== red ==
## timer_top
module timer_top (
	input  wire sys_clk,
	input  wire sys_rst_n,
	input  wire tim_psel,
	input  wire tim_penable,
	input  wire tim_pwrite,
	input  wire [11:0] tim_paddr,
	input  wire [31:0] tim_pwdata,
	input  wire [3:0]  tim_pstrb,
	output wire [31:0] tim_prdata,
	output wire tim_pslverr,
	output wire tim_pready,
	output wire tim_int,
	input  wire dbg_mode
);
	wire wr_en;
	wire rd_en;
	wire timer_en;
	wire div_en;
	wire [3:0]  div_val;
	wire [63:0] cnt_tdr;
	wire cnt_tdr_en;
	wire cnt_clr;
	wire timer_en_nedge;
	wire [63:0] count;
	wire cnt_update;
	wire halt_en;
	apb_slave apb_slave_u(
		.sys_clk        (sys_clk        ),
		.sys_rst_n      (sys_rst_n      ),
		.tim_psel       (tim_psel       ),
		.tim_penable    (tim_penable    ),
		.tim_pwrite     (tim_pwrite     ),
		.tim_pready     (tim_pready     ),
		.wr_en          (wr_en          ),
		.rd_en          (rd_en          )
	);	
	register register_u (
		.sys_clk        (sys_clk        ),
		.sys_rst_n      (sys_rst_n      ),
		.wr_en          (wr_en          ),
		.rd_en          (rd_en          ),
		.tim_paddr      (tim_paddr      ),
		.tim_pwdata     (tim_pwdata     ),
		.tim_prdata     (tim_prdata     ),
		.tim_pstrb      (tim_pstrb      ),
		.tim_pslverr    (tim_pslverr    ),
		.tim_int        (tim_int        ),
		.dbg_mode       (dbg_mode       ),
		.timer_en       (timer_en       ),
		.div_en         (div_en         ),
		.div_val        (div_val        ),
		.cnt_tdr        (cnt_tdr        ),
		.cnt_tdr_en     (cnt_tdr_en     ),	
		.cnt_clr        (cnt_clr        ),
		.timer_en_nedge (timer_en_nedge ),
		.count          (count          ),
  ...
clock: 3.49 ns
lec_check: 0
cap_margin: 20
core_margin: 2
core_utilization: 72
cts_cluster_diameter: 119
cts_cluster_size: 24
gpl_timing_driven: 1
min_routing_layer: met1
setup_slack_margin: -0.22
slew_margin: 35
tns_end_percent: 95
run.sh (not shown) runs the stock make flow with config.mk's settings and CLKGATE_MAP_FILE=.
[flow] red | stages: complete | final checks: fail | reason: negative setup slack
Changes in blue relative to red:
Settings: SETUP_SLACK_MARGIN changed from -0.22 to 0.21; CTS_CLUSTER_SIZE removed (was 24); CAP_MARGIN changed from 20 to 5; CTS_CLUSTER_DIAMETER changed from 119 to 205; the clock period (ns, I/O delays scaled along) changed from 3.49 to 3.19.
==> comparison <==
blue: area added between synthesis and finish 6.1 points above red
Cmp blue and red / setup slack at placement / higher: red
Measured against each other, blue and red differ in global-route track usage on met1, the higher figure coming from blue.
blue ended up with tim_penable as its launching element of the worst setup path; red ended up with tim_paddr[8].
blue completed every stage of the flow, and the final layout passed the timing, DRC and antenna checks.
Between blue and red, the final-layout fill cell count is higher for red.
Compared with red, blue shows a lower total stage count of the critical path.
blue: sequential share of layout area 1.8 points below red
On number of clock-tree buffers in the layout: between blue and red, it ends up higher for blue.
Against red, blue comes in 4.8 points higher on global-route usage.
Against red, blue comes in about 5.3% higher on final non-filler cell area.
Detailed-router iteration count before antenna repair in blue is 7 above red.

timer_top again, from the RTL that the note above started with.
==> flow/design.v (excerpt) <==
module timer_top (
	input  wire sys_clk,
	input  wire sys_rst_n,
	input  wire tim_psel,
	input  wire tim_penable,
	input  wire tim_pwrite,
	input  wire [11:0] tim_paddr,
	input  wire [31:0] tim_pwdata,
	input  wire [3:0]  tim_pstrb,
	output wire [31:0] tim_prdata,
	output wire tim_pslverr,
	output wire tim_pready,
	output wire tim_int,
	input  wire dbg_mode
);
	wire wr_en;
	wire rd_en;
	wire timer_en;
	wire div_en;
	wire [3:0]  div_val;
	wire [63:0] cnt_tdr;
	wire cnt_tdr_en;
	wire cnt_clr;
	wire timer_en_nedge;
	wire [63:0] count;
	wire cnt_update;
	wire halt_en;
	apb_slave apb_slave_u(
		.sys_clk        (sys_clk        ),
		.sys_rst_n      (sys_rst_n      ),
		.tim_psel       (tim_psel       ),
		.tim_penable    (tim_penable    ),
		.tim_pwrite     (tim_pwrite     ),
		.tim_pready     (tim_pready     ),
		.wr_en          (wr_en          ),
		.rd_en          (rd_en          )
	);	
	register register_u (
		.sys_clk        (sys_clk        ),
		.sys_rst_n      (sys_rst_n      ),
		.wr_en          (wr_en          ),
		.rd_en          (rd_en          ),
		.tim_paddr      (tim_paddr      ),
		.tim_pwdata     (tim_pwdata     ),
		.tim_prdata     (tim_prdata     ),
		.tim_pstrb      (tim_pstrb      ),
		.tim_pslverr    (tim_pslverr    ),
		.tim_int        (tim_int        ),
		.dbg_mode       (dbg_mode       ),
		.timer_en       (timer_en       ),
		.div_en         (div_en         ),
		.div_val        (div_val        ),
  ...
Settings: LEC_CHECK=0, ABC_AREA=0, CAP_MARGIN=15, CORE_MARGIN=2, CORE_UTILIZATION=72, CTS_CLUSTER_DIAMETER=395, GPL_TIMING_DRIVEN=1, HOLD_SLACK_MARGIN=0.3, MIN_ROUTING_LAYER=met1, SETUP_SLACK_MARGIN=-0.5, SLEW_MARGIN=35, TNS_END_PERCENT=95; clock period 6.57 ns.
==> next run, changes <==
==> flow/config.mk (replaced) <==
export PLATFORM = sky130hd
export DESIGN_NAME = timer_top
export DESIGN_NICKNAME = timer_top
export VERILOG_FILES = /design/flow/design.v
export SDC_FILE = /design/flow/constraint.sdc
export NUM_CORES = 4
export LEC_CHECK = 0
export CAP_MARGIN = 20
export CORE_MARGIN = 2
export CORE_UTILIZATION = 40
export PLACE_DENSITY = 0.6
export SLEW_MARGIN = 20
==> flow/constraint.sdc (replaced) <==
create_clock -name core_clock -period 5.72 [get_ports {sys_clk}]
set_input_delay 1.1440 -clock core_clock [delete_from_list [all_inputs] [get_ports {sys_clk}]]
set_output_delay 1.1440 -clock core_clock [all_outputs]
set_load 0.01 [all_outputs]
Synthesized cell count stays the same.
Hold slack is about the same.
Clock skew shrinks by 0.022 ns.
Total power grows by 15%.
Worst setup slack degrades by 0.39 ns.
Routed wire length grows by 2.6%.
Register-to-register slack degrades by 1.2 ns.
Cell count grows by about 14%.
Core utilization shrinks by 37 points.
Sequential share of layout area shrinks by 0.66 points.
Critical path depth grows by 1.

timer_top again, from the RTL that the note above started with.
export LEC_CHECK = 0
export CAP_MARGIN = 20
export CORE_MARGIN = 2
export CORE_UTILIZATION = 70
export CTS_CLUSTER_SIZE = 14
export PLACE_DENSITY = 0.6
export SLEW_MARGIN = 20
create_clock -name core_clock -period 3.9 [get_ports {sys_clk}]
The first run finished with negative setup slack left.
==> next run, changes <==
--- a/flow/config.mk
+++ b/flow/config.mk
@@ -7,7 +7,9 @@
 export LEC_CHECK = 0
-export CAP_MARGIN = 20
+export ABC_AREA = 1
+export CAP_MARGIN = 5
 export CORE_MARGIN = 2
-export CORE_UTILIZATION = 70
-export CTS_CLUSTER_SIZE = 14
-export PLACE_DENSITY = 0.6
+export CORE_UTILIZATION = 72
+export CTS_CLUSTER_DIAMETER = 105
+export PLACE_DENSITY = 0.42
+export SETUP_SLACK_MARGIN = 0.93
 export SLEW_MARGIN = 20
==> flow/constraint.sdc (replaced) <==
create_clock -name core_clock -period 3.24 [get_ports {sys_clk}]
set_input_delay 0.6480 -clock core_clock [delete_from_list [all_inputs] [get_ports {sys_clk}]]
set_output_delay 0.6480 -clock core_clock [all_outputs]
set_load 0.01 [all_outputs]
Outcome:
- With this change the flow stopped in global routing
- area after synthesis goes up by about a fifth
- die size increases by roughly a tenth
- synthesized cell count went up by well over a third
==> next run, changes <==
==> flow/config.mk (replaced) <==
export PLATFORM = sky130hd
export DESIGN_NAME = timer_top
export DESIGN_NICKNAME = timer_top
export VERILOG_FILES = /design/flow/design.v
export SDC_FILE = /design/flow/constraint.sdc
export NUM_CORES = 4
export LEC_CHECK = 0
export CAP_MARGIN = 20
export CORE_MARGIN = 2
export CORE_UTILIZATION = 36
export PLACE_DENSITY = 0.6
export SLEW_MARGIN = 20
==> flow/constraint.sdc (replaced) <==
create_clock -name core_clock -period 5.72 [get_ports {sys_clk}]
set_input_delay 1.1440 -clock core_clock [delete_from_list [all_inputs] [get_ports {sys_clk}]]
set_output_delay 1.1440 -clock core_clock [all_outputs]
set_load 0.01 [all_outputs]
With this change the flow produced a clean layout.
Die size went up by well over a third.
Synthesized cell count went down by well over a third.
Area after synthesis went down by about a fifth.
==> next run, changes <==
--- a/flow/config.mk
+++ b/flow/config.mk
@@ -9,4 +9,5 @@
 export CORE_MARGIN = 2
-export CORE_UTILIZATION = 36
-export PLACE_DENSITY = 0.6
+export CORE_UTILIZATION = 72
+export CTS_CLUSTER_DIAMETER = 105
+export PLACE_DENSITY_LB_ADDON = 0.28
 export SLEW_MARGIN = 20
==> flow/constraint.sdc (replaced) <==
create_clock -name core_clock -period 3.25 [get_ports {sys_clk}]
set_input_delay 0.6500 -clock core_clock [delete_from_list [all_inputs] [get_ports {sys_clk}]]
set_output_delay 0.6500 -clock core_clock [all_outputs]
set_load 0.01 [all_outputs]
Now the flow finished with negative setup slack left.
Worst hold slack gets worse by 340 ps.
Total power is higher by well over a third.
Cell area is higher by a few percent.
Sequential power is higher by well over a third.
Wire length is higher by roughly a tenth.

== run 1 ==
Starting RTL as in the previous note.
Settings: LEC_CHECK=0, ABC_AREA=1, CAP_MARGIN=20, CORE_MARGIN=2, CORE_UTILIZATION=22, CTS_CLUSTER_SIZE=61, GPL_TIMING_DRIVEN=1, MIN_ROUTING_LAYER=met1, PLACE_DENSITY_LB_ADDON=0.26, SETUP_SLACK_MARGIN=0.69, SLEW_MARGIN=35, TNS_END_PERCENT=50; clock period 6.13 ns.
What run 2 does differently from run 1 at the input level:
diff --git a/flow/config.mk b/flow/config.mk
--- a/flow/config.mk
+++ b/flow/config.mk
@@ -11,2 +11,2 @@
-export CORE_UTILIZATION = 22
-export CTS_CLUSTER_SIZE = 61
+export CORE_UTILIZATION = 70
+export CTS_CLUSTER_DIAMETER = 205
@@ -15,2 +15 @@
-export PLACE_DENSITY_LB_ADDON = 0.26
-export SETUP_SLACK_MARGIN = 0.69
+export SETUP_SLACK_MARGIN = 0.3
@@ -18 +17 @@
-export TNS_END_PERCENT = 50
+export TNS_END_PERCENT = 95
==> flow/constraint.sdc <==
create_clock -name core_clock -period 3.25 [get_ports {sys_clk}]
set_input_delay 0.6500 -clock core_clock [delete_from_list [all_inputs] [get_ports {sys_clk}]]
set_output_delay 0.6500 -clock core_clock [all_outputs]
set_load 0.01 [all_outputs]
Results
- Run 2 vs run 1, routed wire length went down by 4.6%.
- Count of input and output buffers delta (run 1 -> run 2): insignificant
- Run 2 vs. run 1: clock power share went down; global-route wire length before repair went down.
#### Input delta (run 3 over run 2)
diff --git a/flow/config.mk b/flow/config.mk
--- a/flow/config.mk
+++ b/flow/config.mk
@@ -9 +9 @@
-export CAP_MARGIN = 20
+export CAP_MARGIN = 15
@@ -11,2 +11,2 @@
-export CORE_UTILIZATION = 70
-export CTS_CLUSTER_DIAMETER = 205
+export CORE_UTILIZATION = 72
+export CTS_CLUSTER_DIAMETER = 214
@@ -13,0 +14 @@
+export HOLD_SLACK_MARGIN = -0.05
@@ -15 +16 @@
-export SETUP_SLACK_MARGIN = 0.3
+export SETUP_SLACK_MARGIN = -0.54
==> flow/constraint.sdc <==
create_clock -name core_clock -period 6.95 [get_ports {sys_clk}]
set_input_delay 1.3900 -clock core_clock [delete_from_list [all_inputs] [get_ports {sys_clk}]]
set_output_delay 1.3900 -clock core_clock [all_outputs]
set_load 0.01 [all_outputs]
==> results <==
Compared with run 2, run 3 shows a higher average vias per placed instance.
Relative to run 2, layout overhead on the synthesized area has gone down in run 3.
Of run 3 and run 2, the run reporting the lower share of total power in combinational logic was run 3.
Row clock power: run 3 lower / run 2 higher
Edits applied to the flow inputs when going from run 3 to run 4:
==> flow/config.mk <==
export PLATFORM = sky130hd
export DESIGN_NAME = timer_top
export DESIGN_NICKNAME = timer_top
export VERILOG_FILES = /design/flow/design.v
export SDC_FILE = /design/flow/constraint.sdc
export NUM_CORES = 4
export LEC_CHECK = 0
export CAP_MARGIN = 20
export CORE_MARGIN = 2
export CORE_UTILIZATION = 52
export PLACE_DENSITY = 0.6
export SLEW_MARGIN = 20
==> flow/constraint.sdc <==
create_clock -name core_clock -period 7.14 [get_ports {sys_clk}]
set_input_delay 1.4280 -clock core_clock [delete_from_list [all_inputs] [get_ports {sys_clk}]]
set_output_delay 1.4280 -clock core_clock [all_outputs]
set_load 0.01 [all_outputs]
Notes after the runs:
- Between run 3 and run 4, multi-input combinational area share is higher for run 4, run 3 comes in under that.
- Of run 3 and run 4, run 3 shows the higher final design utilization, with run 4 below it.
- [run 4] count of clock-net buffers in the final layout rose about 10% relative to run 3
- Run 4 vs. run 3: HPWL after detailed placement now smaller; die size higher.
Power is estimated from default activity; no workload was simulated.
